==> violet <==
==> flow/design.v <==
`timescale 1ns / 1ps
module Rx (
    input  logic        clk_fpga,   
    input  logic        reset,      
    input  logic        RxD,       
    output logic [7:0]  RxData,
    output logic        data_valid      
);
    parameter int clk_freq    = 100_000_000;
    parameter int baud_rate   = 115200;
    parameter int div_sample  = 4;    
    parameter int div_counter = clk_freq / (baud_rate * div_sample);
    parameter int mid_sample  = div_sample / 2;
    parameter int div_bit     = 10;   
    typedef enum logic {IDLE=0, RECEIVING=1} state_t;
    state_t state, nextstate;
    logic [3:0]  bit_counter;         
    logic [1:0]  sample_counter;      
    logic [13:0] baudrate_counter;    
    logic [9:0]  rxshift_reg;         
    logic shift;
    logic clear_bitcounter, inc_bitcounter;
    logic clear_samplecounter, inc_samplecounter;
    assign RxData = rxshift_reg[8:1];    
    always_ff @(posedge clk_fpga or posedge reset) begin
        if (reset) begin
            state            <= IDLE;
            bit_counter      <= '0;
            sample_counter   <= '0;
            baudrate_counter <= '0;
            rxshift_reg      <= '0;
            data_valid       <= 1'b0;
        end else begin
            data_valid <= 1'b0;     
            baudrate_counter <= baudrate_counter + 1;
            if (baudrate_counter >= div_counter - 1) begin
                baudrate_counter <= 0;
                state <= nextstate;
                if (shift)
                    rxshift_reg <= {RxD, rxshift_reg[9:1]};
                if (clear_samplecounter)
                    sample_counter <= 0;
                else if (inc_samplecounter)
                    sample_counter <= sample_counter + 1;
                if (clear_bitcounter)
                    bit_counter <= 0;
                else if (inc_bitcounter)
                    bit_counter <= bit_counter + 1;
                if (state == RECEIVING &&
                    bit_counter == div_bit - 1 &&
                    sample_counter == div_sample - 1) begin
                    data_valid <= 1'b1;
                end
            end
        end
    end
    always_comb begin
        shift               = 1'b0;
        clear_samplecounter = 1'b0;
        inc_samplecounter   = 1'b0;
        clear_bitcounter    = 1'b0;
        inc_bitcounter      = 1'b0;
        nextstate           = state;
        case (state)
            IDLE: begin
                if (!RxD) begin
                    nextstate           = RECEIVING;
                    clear_bitcounter    = 1'b1;
                    clear_samplecounter = 1'b1;
                end
            end
            RECEIVING: begin
                nextstate = RECEIVING;
                if (sample_counter == mid_sample - 1)
                    shift = 1'b1;
                if (sample_counter == div_sample - 1) begin
                    inc_bitcounter     = 1'b1;
                    clear_samplecounter= 1'b1;
                    if (bit_counter == div_bit - 1)
                        nextstate = IDLE;
                end else begin
                    inc_samplecounter = 1'b1;
                end
            end
            default: nextstate = IDLE;
        endcase
    end
endmodule
module Tx #(
    parameter integer CLOCK_FREQ = 100_000_000,
    parameter integer BAUD_RATE  = 115200
) (
    input  logic        clk,
    input  logic        reset,
    input  logic        ready,       
    input  logic [7:0]  tx_data,
    output logic        TxD,
    output logic        tdre         
);
    localparam integer CYCLES_PER_BIT = (CLOCK_FREQ + BAUD_RATE - 1) / BAUD_RATE;  
    localparam integer BAUD_MAX       = (CYCLES_PER_BIT > 0) ? (CYCLES_PER_BIT - 1) : 0;
    localparam integer BAUD_CNT_WIDTH = $clog2(BAUD_MAX + 1);
    typedef enum logic [1:0] {
        S_MARK,    
        S_START,   
        S_DATA,    
        S_STOP     
    } state_t;
    state_t state, next_state;
    logic [7:0] txbuff;
    logic [2:0] bit_count;
    logic [BAUD_CNT_WIDTH-1:0] baud_count;
    logic ready_sync;
    always_ff @(posedge clk or posedge reset) begin
        if (reset)
            ready_sync <= 1'b0;
        else
            ready_sync <= ready;
    end
    always_ff @(posedge clk or posedge reset) begin
        if (reset)
            state <= S_MARK;
        else
            state <= next_state;
    end
    always_comb begin
        next_state = state;
        case (state)
            S_MARK: begin
                if (ready_sync && tdre)
                    next_state = S_START;
            end
            S_START: begin
                if (baud_count == BAUD_MAX)
                    next_state = S_DATA;
            end
            S_DATA: begin
                if ((baud_count == BAUD_MAX) && (bit_count == 3'd7))
                    next_state = S_STOP;
            end
            S_STOP: begin
                if (baud_count == BAUD_MAX)
                    next_state = S_MARK;
            end
            default: next_state = S_MARK;
        endcase
    end
    always_ff @(posedge clk or posedge reset) begin
        if (reset) begin
            TxD        <= 1'b1;
            tdre       <= 1'b1;
            baud_count <= '0;
            bit_count  <= '0;
            txbuff     <= '0;
        end else begin
            case (state)
                S_MARK: begin
                    TxD        <= 1'b1;
                    baud_count <= '0;
                    bit_count  <= '0;
                    if (ready_sync && tdre) begin
                        txbuff <= tx_data;   
                        tdre   <= 1'b0;      
                    end else begin
                        tdre   <= 1'b1;      
                    end
                end
                S_START: begin
                    TxD <= 1'b0;  
                    if (baud_count == BAUD_MAX) begin
                        baud_count <= '0;
                    end else begin
                        baud_count <= baud_count + 1;
                    end
                end
                S_DATA: begin
                    TxD <= txbuff[0];  
                    if (baud_count == BAUD_MAX) begin
                        baud_count <= '0;
                        txbuff    <= {1'b0, txbuff[7:1]};
                        bit_count <= bit_count + 1;
                    end else begin
                        baud_count <= baud_count + 1;
                    end
                end
                S_STOP: begin
                    TxD <= 1'b1;  
                    if (baud_count == BAUD_MAX) begin
                        baud_count <= '0;
                        tdre       <= 1'b1;  
                    end else begin
                        baud_count <= baud_count + 1;
                    end
                end
                default: begin
                    TxD        <= 1'b1;
                    tdre       <= 1'b1;
                    baud_count <= '0;
                    bit_count  <= '0;
                end
            endcase
        end
    end
endmodule
`timescale 1ns / 1ps
module command_parser (
    input  logic clk,
    input  logic reset,
    input  logic [7:0] rx_byte,
    input  logic       rx_valid,
    input  logic       cmd_ack,
    output logic       cmd_ready,
    output logic       seq_sel,    
    output logic [7:0] n_value
);
    typedef enum logic [2:0] {
        S_WAIT_LETTER,
        S_WAIT_COMMA,
        S_WAIT_NUM1,
        S_WAIT_LF,
        S_DONE
    } pstate_t;
    pstate_t state;
    logic [7:0] tens;
    logic       got_two_digits;
    assign cmd_ready = (state == S_DONE);
    always_ff @(posedge clk or posedge reset) begin
        if (reset) begin
            state          <= S_WAIT_LETTER;
            seq_sel        <= 1'b0;
            n_value        <= 8'd0;
            tens           <= 8'd0;
            got_two_digits <= 1'b0;
        end else begin
            if (cmd_ack && state == S_DONE) begin
                state <= S_WAIT_LETTER;
            end else if (rx_valid) begin
                unique case (state)
                    S_WAIT_LETTER: begin
                        if (rx_byte == "P") begin
                            seq_sel <= 1'b0;
                            state   <= S_WAIT_COMMA;
                        end else if (rx_byte == "M") begin
                            seq_sel <= 1'b1;
                            state   <= S_WAIT_COMMA;
                        end else begin
                            state <= S_WAIT_LETTER;  
                        end
                    end
                    S_WAIT_COMMA: begin
                        if (rx_byte == ",")
                            state <= S_WAIT_NUM1;
                        else
                            state <= S_WAIT_LETTER;  
                    end
                    S_WAIT_NUM1: begin
                        if (rx_byte >= "0" && rx_byte <= "9") begin
                            tens           <= rx_byte - "0";
                            got_two_digits <= 1'b0;
                            state          <= S_WAIT_LF;
                        end else begin
                            state <= S_WAIT_LETTER;
                        end
                    end
                    S_WAIT_LF: begin
                        if (rx_byte >= "0" && rx_byte <= "9") begin
                            n_value        <= (tens * 10) + (rx_byte - "0");
                            got_two_digits <= 1'b1;
                        end else if (rx_byte == "\n" || rx_byte == 8'h0D) begin
                            if (!got_two_digits)
                                n_value <= tens;
                            state <= S_DONE;
                        end
                    end
                    S_DONE: begin
                        state <= S_DONE;
                    end
                    default: state <= S_WAIT_LETTER;
                endcase
            end
        end
    end
endmodule
`timescale 1ns / 1ps
module padovan_unit (
    input  logic        clk,
    input  logic        reset,
    input  logic        start,
    input  logic [7:0]  n,
    output logic [31:0] result,
    output logic        done
);
    typedef enum logic [1:0] {IDLE, INIT, LOOP, FINISH} state_t;
    state_t state;
    logic [31:0] p0, p1, p2;
    logic [7:0]  i;
    always_ff @(posedge clk or posedge reset) begin
        if (reset) begin
            state  <= IDLE;
            result <= 32'd0;
            done   <= 1'b0;
        end else begin
            done <= 1'b0;
            case (state)
                IDLE: begin
                    if (start)
                        state <= INIT;
                end
                INIT: begin
                    p0 <= 32'd1;
                    p1 <= 32'd1;
                    p2 <= 32'd1;
                    i  <= 8'd3;
                    if (n == 0 || n == 1 || n == 2) begin
                        result <= 32'd1;
                        state  <= FINISH;
                    end else begin
                        state <= LOOP;
                    end
                end
                LOOP: begin
                    if (i <= n) begin
                        logic [31:0] new_p;
                        new_p = p0 + p1;
                        p0 <= p1;
                        p1 <= p2;
                        p2 <= new_p;
                        i  <= i + 1;
                        if (i == n) begin
                            result <= new_p;
                            state  <= FINISH;
                        end
                    end
                end
                FINISH: begin
                    done  <= 1'b1;
                    state <= IDLE;
                end
            endcase
        end
    end
endmodule
`timescale 1ns / 1ps
module moser_unit (
    input  logic        clk,
    input  logic        reset,
    input  logic        start,
    input  logic [7:0]  n,
    output logic [31:0] result,
    output logic        done
);
    typedef enum logic [1:0] {IDLE, RUN, FINISH} state_t;
    state_t state;
    logic [7:0]  n_work;
    logic [31:0] acc;
    logic [2:0]  pos;
    always_ff @(posedge clk or posedge reset) begin
        if (reset) begin
            state  <= IDLE;
            result <= 32'd0;
            done   <= 1'b0;
        end else begin
            done <= 1'b0;
            case (state)
                IDLE: begin
                    if (start) begin
                        if (n == 0) begin
                            result <= 32'd0;
                            state  <= FINISH;
                        end else begin
                            n_work <= n;
                            acc    <= 32'd0;
                            pos    <= 3'd0;
                            state  <= RUN;
                        end
                    end
                end
                RUN: begin
                    if (n_work != 0) begin
                        acc    <= acc | ({31'd0, n_work[0]} << {pos, 1'b0});
                        pos    <= pos + 3'd1;
                        n_work <= n_work >> 1;
                    end else begin
                        result <= acc;
                        state  <= FINISH;
                    end
                end
                FINISH: begin
                    done  <= 1'b1;
                    state <= IDLE;
                end
            endcase
        end
    end
endmodule
`timescale 1ns / 1ps
module top_cmd_uart #(
    parameter integer CLOCK_FREQ = 100_000_000,
    parameter integer BAUD_RATE  = 115200
)(
    input  logic       clk,
    input  logic       reset,
    input  logic       RxD,
    output logic       TxD,
    output logic [7:0] led
);
    logic [7:0] rx_byte;
    logic       rx_valid;
    Rx #(
        .clk_freq  (CLOCK_FREQ),
        .baud_rate (BAUD_RATE)
    ) u_rx (
        .clk_fpga   (clk),
        .reset      (reset),
        .RxD        (RxD),
        .RxData     (rx_byte),
        .data_valid (rx_valid)
    );
    logic [7:0] tx_data;
    logic       tx_start;
    logic       tx_free;
    Tx #(
        .CLOCK_FREQ (CLOCK_FREQ),
        .BAUD_RATE  (BAUD_RATE)
    ) u_tx (
        .clk    (clk),
        .reset  (reset),
        .ready  (tx_start),
        .tx_data(tx_data),
        .TxD    (TxD),
        .tdre   (tx_free)
    );
    logic       cmd_ready;
    logic       seq_sel;      
    logic [7:0] n_value;
    logic       cmd_ack;
    command_parser u_parser (
        .clk      (clk),
        .reset    (reset),
        .rx_byte  (rx_byte),
        .rx_valid (rx_valid),
        .cmd_ack  (cmd_ack),
        .cmd_ready(cmd_ready),
        .seq_sel  (seq_sel),
        .n_value  (n_value)
    );
    logic        pad_start, pad_done;
    logic [31:0] pad_res;
    padovan_unit u_pad (
        .clk    (clk),
        .reset  (reset),
        .start  (pad_start),
        .n      (n_value),
        .result (pad_res),
        .done   (pad_done)
    );
    logic        mos_start, mos_done;
    logic [31:0] mos_res;
    moser_unit u_mos (
        .clk    (clk),
        .reset  (reset),
        .start  (mos_start),
        .n      (n_value),
        .result (mos_res),
        .done   (mos_done)
    );
    typedef enum logic [2:0] {
        S_WAIT_CMD,
        S_START_CALC,
        S_WAIT_CALC,
        S_SEND_B0,
        S_SEND_B1,
        S_SEND_B2,
        S_SEND_B3
    } main_state_t;
    main_state_t state;
    logic [31:0] result_reg;
    logic        tx_wait;    
    assign cmd_ack = (state == S_START_CALC);
    assign pad_start = (state == S_START_CALC) && (cmd_ready) && (seq_sel == 1'b0);
    assign mos_start = (state == S_START_CALC) && (cmd_ready) && (seq_sel == 1'b1);
    assign led = rx_byte;
    always_ff @(posedge clk or posedge reset) begin
        if (reset) begin
            state    <= S_WAIT_CMD;
            tx_data  <= 8'd0;
            tx_start <= 1'b0;
            result_reg <= 32'd0;
            tx_wait  <= 1'b0;
        end else begin
            tx_start <= 1'b0;  
            if (tx_wait && !tx_free)
                tx_wait <= 1'b0;
            case (state)
                S_WAIT_CMD: begin
                    if (cmd_ready) begin
                        state <= S_START_CALC;
                    end
                end
                S_START_CALC: begin
                    state <= S_WAIT_CALC;
                end
                S_WAIT_CALC: begin
                    if (!seq_sel && pad_done) begin
                        result_reg <= pad_res;
                        state      <= S_SEND_B0;
                    end else if (seq_sel && mos_done) begin
                        result_reg <= mos_res;
                        state      <= S_SEND_B0;
                    end
                end
                S_SEND_B0: begin
                    if (tx_free && !tx_wait) begin
                        tx_data  <= result_reg[31:24];
                        tx_start <= 1'b1;
                        tx_wait  <= 1'b1;
                        state    <= S_SEND_B1;
                    end
                end
                S_SEND_B1: begin
                    if (tx_free && !tx_wait) begin
                        tx_data  <= result_reg[23:16];
                        tx_start <= 1'b1;
                        tx_wait  <= 1'b1;
                        state    <= S_SEND_B2;
                    end
                end
                S_SEND_B2: begin
                    if (tx_free && !tx_wait) begin
                        tx_data  <= result_reg[15:8];
                        tx_start <= 1'b1;
                        tx_wait  <= 1'b1;
                        state    <= S_SEND_B3;
                    end
                end
                S_SEND_B3: begin
                    if (tx_free && !tx_wait) begin
                        tx_data  <= result_reg[7:0];
                        tx_start <= 1'b1;
                        tx_wait  <= 1'b1;
                        state    <= S_WAIT_CMD;  
                    end
                end
                default: state <= S_WAIT_CMD;
            endcase
        end
    end
endmodule
==> flow/run.sh <==
#!/bin/bash
# the make line also repeats each setting of config.mk as NAME=value (left out here)
make -C /OpenROAD-flow-scripts/flow DESIGN_CONFIG=/design/flow/config.mk WORK_HOME=/design/flow/orfs CLKGATE_MAP_FILE= finish
==> flow/config.mk <==
export PLATFORM = sky130hd
export DESIGN_NAME = top_cmd_uart
export DESIGN_NICKNAME = top_cmd_uart
export VERILOG_FILES = /design/flow/design.v
export SDC_FILE = /design/flow/constraint.sdc
export NUM_CORES = 4
export LEC_CHECK = 0
export CAP_MARGIN = 20
export CORE_MARGIN = 2
export CORE_UTILIZATION = 40
export CTS_CLUSTER_DIAMETER = 271
export GPL_ROUTABILITY_DRIVEN = 0
export GPL_TIMING_DRIVEN = 0
export SLEW_MARGIN = 20
==> flow/constraint.sdc <==
create_clock -name core_clock -period 10.0 [get_ports {clk}]
set_input_delay 2.0000 -clock core_clock [delete_from_list [all_inputs] [get_ports {clk}]]
set_output_delay 2.0000 -clock core_clock [all_outputs]
set_load 0.01 [all_outputs]
==> onyx: changes against violet <==
- CORE_UTILIZATION: 40 -> 68
- CTS_CLUSTER_DIAMETER: 271 -> not set
- GPL_ROUTABILITY_DRIVEN: 0 -> not set
- GPL_TIMING_DRIVEN: 0 -> not set
==> flow/constraint.sdc (replaced) <==
create_clock -name core_clock -period 2.94 [get_ports {clk}]
set_input_delay 0.5880 -clock core_clock [delete_from_list [all_inputs] [get_ports {clk}]]
set_output_delay 0.5880 -clock core_clock [all_outputs]
set_load 0.01 [all_outputs]
==> notes.md <==
Results of the run.

The flow ran to the end and the layout has no timing, DRC or antenna violations. The data required time of the critical path is 10210 ps. Per the summary, power density relative to cell area is 171 mW/mm^2. The routed via count divided by cell count is 5.22. The routed layout has 9957 vias. Across the whole layout, multi-input logic makes up 36.0% of the cell area. The cell class contributing the biggest share of worst-path delay is buffers and inverters. The worst relative slew slack is 36.7%.

The clock tree skew after final layout is 19.7 ps. Detailed placement ended at an HPWL of 22100 um. The post-route minimum period is 3900 ps. The chip occupies 0.0383 mm^2. Clock tree synthesis inserted a total of 34 buffers. The CTS H-tree depth is 2. The sum of buffers and inverters on the critical path is 6. Between the synthesized netlist and the finished layout, the area growth was recorded as 13.7%. The met1 demand-to-capacity share in global routing is 23.5%.

The peak supply drop is 0.171 mV.
Source of the figures above: violet

==> notes.md <==
Results of the run.

The routed design could run at a clock period as short as 2750 ps. The post-synthesis to final-layout area growth is 10.6%. Per the TritonCTS log, the buffer count is 31.

The worst relative slew slack is 42.5%. The via count is 9911. Looking at the power breakdown, the clock network takes 40.2% of the total. The finished layout reports a core utilization of 77.0%. The total half-perimeter wirelength after legalization and detailed placement is 20100 um.

The run finished with no timing, DRC or antenna violations. For this run, global-route usage on met1 was measured as 37.5%. The peak supply drop is 0.525 mV.

For this run, the detailed router reports a per-instance via density of 5.93. The average wire per cell in the routed design is 17.5 um. Per STA, the worst path accumulates the most delay in the family adder cells. The beginning of the worst hold path is tx_start.

After layout, the setup clock skew is reported as 17.7 ps. In the final layout, clock buffers and inverters account for 5.81% of the cell area.
Source of the figures above: onyx

Power is estimated from default activity; no workload was simulated.
